==> inputs of v37 <==
==> flow/design.v <==
module Decoder_Unit (
    input [1 : 0] DEC_ALU_FUNC,
    output reg DEC_Arith_Enable, DEC_Logic_Enable, DEC_CMP_Enable, DEC_Shift_Enable
);
always @(*) begin
    DEC_Arith_Enable = 1'b0;
    DEC_Logic_Enable = 1'b0;
    DEC_CMP_Enable   = 1'b0;
    DEC_Shift_Enable = 1'b0;
    case (DEC_ALU_FUNC)
        2'b00: DEC_Arith_Enable = 1'b1;
        2'b01: DEC_Logic_Enable = 1'b1;
        2'b10: DEC_CMP_Enable   = 1'b1;
        2'b11: DEC_Shift_Enable = 1'b1;
        default: begin
            DEC_Arith_Enable = 1'b0;
            DEC_Logic_Enable = 1'b0;
            DEC_CMP_Enable   = 1'b0;
            DEC_Shift_Enable = 1'b0; 
    end
    endcase
end
endmodule
module Arithmetic_Unit #(
    parameter A_WIDTH = 16,
    parameter B_WIDTH = 16
) (
    input clk,rst,
    input [A_WIDTH - 1 : 0] A,
    input [B_WIDTH - 1 : 0] B,
    input [1 : 0] Arith_ALU_FUNC,
    input Arith_Enable,
    output reg [A_WIDTH + B_WIDTH - 1 : 0] Arith_OUT,
    output reg Carry_OUT, Arith_Flag       
);
reg [A_WIDTH + B_WIDTH - 1 : 0] ADD_Signal;
always @(posedge clk or negedge rst) begin
    if(!rst) begin 
        Arith_OUT  <=  'b0;
        Carry_OUT  <= 1'b0; 
        Arith_Flag <= 1'b0; 
end
else begin
    Arith_Flag <= Arith_Enable;
    if(Arith_Enable) begin
        case (Arith_ALU_FUNC)
            2'b00: begin
                if (A_WIDTH >= B_WIDTH) begin
                    Arith_OUT <= A + B;
                    {Carry_OUT,ADD_Signal[A_WIDTH - 1 : 0]} <= A + B;
                end
                else begin
                    Arith_OUT <= A + B;
                    {Carry_OUT,ADD_Signal[B_WIDTH - 1 : 0]} <= A + B;
                end
            end
            2'b01: Arith_OUT <= A - B;
            2'b10: Arith_OUT <= A * B;
            2'b11: Arith_OUT <= (B == 0) ? 'b0 : A / B;
            default: begin
                Arith_OUT <=  'b0;
                Carry_OUT <= 1'b0; 
            end
        endcase 
    end
  end
end
endmodule
module Logic_Unit #(
    parameter A_WIDTH = 16,
    parameter B_WIDTH = 16
) (
    input clk,rst,
    input [A_WIDTH - 1 : 0] A,
    input [B_WIDTH - 1 : 0] B,
    input [1 : 0] Logic_ALU_FUNC,
    input Logic_Enable,
    output reg [A_WIDTH + B_WIDTH - 1 : 0] Logic_OUT,
    output reg Logic_Flag       
);
always @(posedge clk or negedge rst) begin
    if(!rst) begin
    Logic_OUT  <= 16'b0;
    Logic_Flag <= 1'b0;
end
else begin
    Logic_Flag <= Logic_Enable;
    if(Logic_Enable) begin
        case (Logic_ALU_FUNC)
            2'b00: Logic_OUT <=   A & B; 
            2'b01: Logic_OUT <=   A | B;
            2'b10: Logic_OUT <= ~(A & B);
            2'b11: Logic_OUT <= ~(A | B);
            default: begin
                Logic_OUT <= 16'b0;
            end
        endcase
    end
  end
end
endmodule
module CMP_Unit #(
    parameter A_WIDTH = 16,
    parameter B_WIDTH = 16
) (
    input clk,rst,
    input [A_WIDTH - 1 : 0] A,
    input [B_WIDTH - 1 : 0] B,    
    input [1 : 0] CMP_ALU_FUNC,
    input CMP_Enable,
    output reg [A_WIDTH + B_WIDTH - 1 : 0] CMP_OUT,
    output reg CMP_Flag       
);
always @(posedge clk or negedge rst) begin
    if(!rst) begin
       CMP_OUT  <= 16'b0;
       CMP_Flag <= 1'b0;
    end
    else begin
    CMP_Flag <= CMP_Enable;    
    if(CMP_Enable) begin
        case (CMP_ALU_FUNC)
            2'b00: CMP_OUT <= 16'b0; 
            2'b01: begin
                if( A == B)
                CMP_OUT <= 16'b1;
                else
                CMP_OUT <= 16'b0;
            end
            2'b10:begin
                if( A > B)
                CMP_OUT <= 16'b10;
                else
                CMP_OUT <= 16'b0;
            end
            2'b11:begin
                if( A < B)
                CMP_OUT <= 16'b11;
                else
                CMP_OUT <= 16'b0;
            end
            default: begin
                CMP_OUT <= 16'b0;
            end
        endcase
    end
  end
end
endmodule
module Shift_Unit #(
    parameter A_WIDTH = 16,
    parameter B_WIDTH = 16
) (
    input clk,rst,
    input [A_WIDTH - 1 : 0] A,
    input [B_WIDTH - 1 : 0] B,
    input [1 : 0] Shift_ALU_FUNC,
    input Shift_Enable,
    output reg [A_WIDTH + B_WIDTH - 1 : 0] Shift_OUT,
    output reg Shift_Flag       
);
always @(posedge clk or negedge rst) begin
  if(!rst) begin
    Shift_OUT  <= 16'b0;
    Shift_Flag <= 1'b0;
end
else begin
    Shift_Flag <= Shift_Enable;
    if(Shift_Enable) begin
        case (Shift_ALU_FUNC)
            2'b00: Shift_OUT <= A >> 1; 
            2'b01: Shift_OUT <= A << 1;
            2'b10: Shift_OUT <= B >> 1;
            2'b11: Shift_OUT <= B << 1;
            default: begin
                Shift_OUT <= 16'b0;
            end
        endcase
    end
  end
end
endmodule
module alu_top #(
    parameter A_WIDTH_TOP = 16,
    parameter B_WIDTH_TOP = 16
) (
    input   CLK,rst,
    input   [3 : 0] ALU_FUNC,
    input   [A_WIDTH_TOP - 1 : 0] A,
    input   [B_WIDTH_TOP - 1 : 0] B,
    output  [A_WIDTH_TOP + B_WIDTH_TOP - 1 : 0] Arith_OUT, Logic_OUT, CMP_OUT,Shift_OUT,
    output  Carry_OUT, Arith_Flag, Logic_Flag, CMP_Flag, Shift_Flag
);
wire Arith_EN, Logic_EN, CMP_EN, Shift_EN;
Decoder_Unit U0 (
    .DEC_ALU_FUNC(ALU_FUNC[3 : 2]),
    .DEC_Arith_Enable(Arith_EN),
    .DEC_Logic_Enable(Logic_EN),
    .DEC_CMP_Enable  (CMP_EN),
    .DEC_Shift_Enable(Shift_EN)
);
Arithmetic_Unit #(.A_WIDTH(A_WIDTH_TOP), .B_WIDTH(B_WIDTH_TOP)) U1 (
    .clk(CLK),
    .rst(rst),
    .A(A),
    .B(B),
    .Arith_ALU_FUNC(ALU_FUNC[1 : 0]),
    .Arith_Enable(Arith_EN),
    .Arith_OUT(Arith_OUT),
    .Carry_OUT(Carry_OUT),
    .Arith_Flag(Arith_Flag)
);
Logic_Unit #(.A_WIDTH(A_WIDTH_TOP), .B_WIDTH(B_WIDTH_TOP)) U2 (
    .clk(CLK),
    .rst(rst),
    .A(A),
    .B(B),
    .Logic_ALU_FUNC(ALU_FUNC[1 : 0]),
    .Logic_Enable(Logic_EN),
    .Logic_OUT(Logic_OUT),
    .Logic_Flag(Logic_Flag)
);
CMP_Unit #(.A_WIDTH(A_WIDTH_TOP), .B_WIDTH(B_WIDTH_TOP)) U3 (
    .clk(CLK),
    .rst(rst),
    .A(A),
    .B(B),
    .CMP_ALU_FUNC(ALU_FUNC[1 : 0]),
    .CMP_Enable(CMP_EN),
    .CMP_OUT(CMP_OUT),
    .CMP_Flag(CMP_Flag)
);
Shift_Unit #(.A_WIDTH(A_WIDTH_TOP), .B_WIDTH(B_WIDTH_TOP)) U4 (
    .clk(CLK),
    .rst(rst),
    .A(A),
    .B(B),
    .Shift_ALU_FUNC(ALU_FUNC[1 : 0]),
    .Shift_Enable(Shift_EN),
    .Shift_OUT(Shift_OUT),
    .Shift_Flag(Shift_Flag)
);
endmodule
==> flow/run.sh <==
#!/bin/bash
# the make line also repeats each setting of config.mk as NAME=value (left out here)
make -C /OpenROAD-flow-scripts/flow DESIGN_CONFIG=/design/flow/config.mk WORK_HOME=/design/flow/orfs CLKGATE_MAP_FILE= finish
==> flow/config.mk <==
export PLATFORM = sky130hd
export DESIGN_NAME = alu_top
export DESIGN_NICKNAME = alu_top
export VERILOG_FILES = /design/flow/design.v
export SDC_FILE = /design/flow/constraint.sdc
export NUM_CORES = 4
export LEC_CHECK = 0
export CAP_MARGIN = 20
export CORE_MARGIN = 2
export CORE_UTILIZATION = 70
export CTS_CLUSTER_DIAMETER = 134
export HOLD_SLACK_MARGIN = -0.09
export MAX_ROUTING_LAYER = met4
export SETUP_SLACK_MARGIN = 5.0
export SLEW_MARGIN = 20
==> flow/constraint.sdc <==
create_clock -name core_clock -period 97.7 [get_ports {CLK}]
set_input_delay 19.5400 -clock core_clock [delete_from_list [all_inputs] [get_ports {CLK}]]
set_output_delay 19.5400 -clock core_clock [all_outputs]
set_load 0.01 [all_outputs]
==> inputs of v13, as changes to v37 <==
--- a/flow/config.mk
+++ b/flow/config.mk
@@ -10,6 +10,4 @@
 export CORE_UTILIZATION = 70
 export CTS_CLUSTER_DIAMETER = 134
-export HOLD_SLACK_MARGIN = -0.09
 export MAX_ROUTING_LAYER = met4
-export SETUP_SLACK_MARGIN = 5.0
 export SLEW_MARGIN = 20
==> inputs of v4, as changes to v37 <==
==> flow/config.mk (replaced) <==
export PLATFORM = sky130hd
export DESIGN_NAME = alu_top
export DESIGN_NICKNAME = alu_top
export VERILOG_FILES = /design/flow/design.v
export SDC_FILE = /design/flow/constraint.sdc
export NUM_CORES = 4
export LEC_CHECK = 0
export CAP_MARGIN = 20
export CORE_MARGIN = 2
export CORE_UTILIZATION = 65
export PLACE_DENSITY_LB_ADDON = 0.02
export SLEW_MARGIN = 20
export TNS_END_PERCENT = 10
==> flow/constraint.sdc (replaced) <==
create_clock -name core_clock -period 130.0 [get_ports {CLK}]
set_input_delay 26.0000 -clock core_clock [delete_from_list [all_inputs] [get_ports {CLK}]]
set_output_delay 26.0000 -clock core_clock [all_outputs]
set_load 0.01 [all_outputs]
==> inputs of v8, as changes to v37 <==
==> flow/config.mk (replaced) <==
export PLATFORM = sky130hd
export DESIGN_NAME = alu_top
export DESIGN_NICKNAME = alu_top
export VERILOG_FILES = /design/flow/design.v
export SDC_FILE = /design/flow/constraint.sdc
export NUM_CORES = 4
export LEC_CHECK = 0
export CAP_MARGIN = 20
export CORE_ASPECT_RATIO = 1.36
export CORE_MARGIN = 3
export CORE_UTILIZATION = 40
export GPL_TIMING_DRIVEN = 0
export MAX_ROUTING_LAYER = met4
export SLEW_MARGIN = 20
export TNS_END_PERCENT = 15
==> flow/constraint.sdc (replaced) <==
create_clock -name core_clock -period 178.0 [get_ports {CLK}]
set_input_delay 35.6000 -clock core_clock [delete_from_list [all_inputs] [get_ports {CLK}]]
set_output_delay 35.6000 -clock core_clock [all_outputs]
set_load 0.01 [all_outputs]
==> notes <==
- v37 never finished: it broke off in global routing (GRT-0232). v4 produced a clean layout. v8 produced a clean layout. v13 finished with setup timing left.
- Between v4 and v13, the lower non-clock buffer count is in v4 (gap 383).
- In v13 the critical path depth is higher than in v4, by 4.
- Cell area: v4 < v8 < v13.
- Register-to-register slack, highest first: v8, v4, v13.
- Area after synthesis is the same in v13 and v8.
- The highest worst setup slack belongs to v8, the lowest to v13.
==> figures <==
| metric | v8 | v4 | v13 | v37 |
|---|---|---|---|---|
| Multi-input gates | 4184 | 4184 | 4188 | - |
| CP max stage cell | sky130_fd_sc_hd__o21ai_1 | sky130_fd_sc_hd__a21oi_1 | sky130_fd_sc_hd__or4_4 | - |
| Largest cell class by area | combinational gates | combinational gates | combinational gates | - |
| Min-Delay Endpoint | U1.Arith_OUT[7] | U4.Shift_OUT[1] | U1.Arith_OUT[24] | - |
| Tightest Hold Check Type | flip-flop to flip-flop | flip-flop to flip-flop | flip-flop to flip-flop | - |
| Dpl cell area | 39300 um^2 | 37900 um^2 | 40600 um^2 | 40800 um^2 |
| Most used cell, CP | sky130_fd_sc_hd__o21a_1 | sky130_fd_sc_hd__o21a_1 | sky130_fd_sc_hd__o21a_1 | - |
| Number of sequential cells | 73 | 73 | 73 | - |
| Run status | no timing/DRC/antenna violations | no timing/DRC/antenna violations | failed layout checks | did not finish |
| Failing step | - | - | - | global routing |
| Layout check failures | - | - | setup timing | - |
| Via count of the routed design | 36.0k | 35.8k | 40.5k | - |
| Multi-input gate share of total cell area | 80.8% | 83.8% | 78.8% | - |
| Startpoint of the worst-slack reg-to-reg timing path | U1.Arith_OUT[0] | U1.Arith_OUT[0] | U1.Arith_OUT[0] | - |
| Ratio of layout area to synthesized area | 1.098x | 1.059x | 1.202x | - |
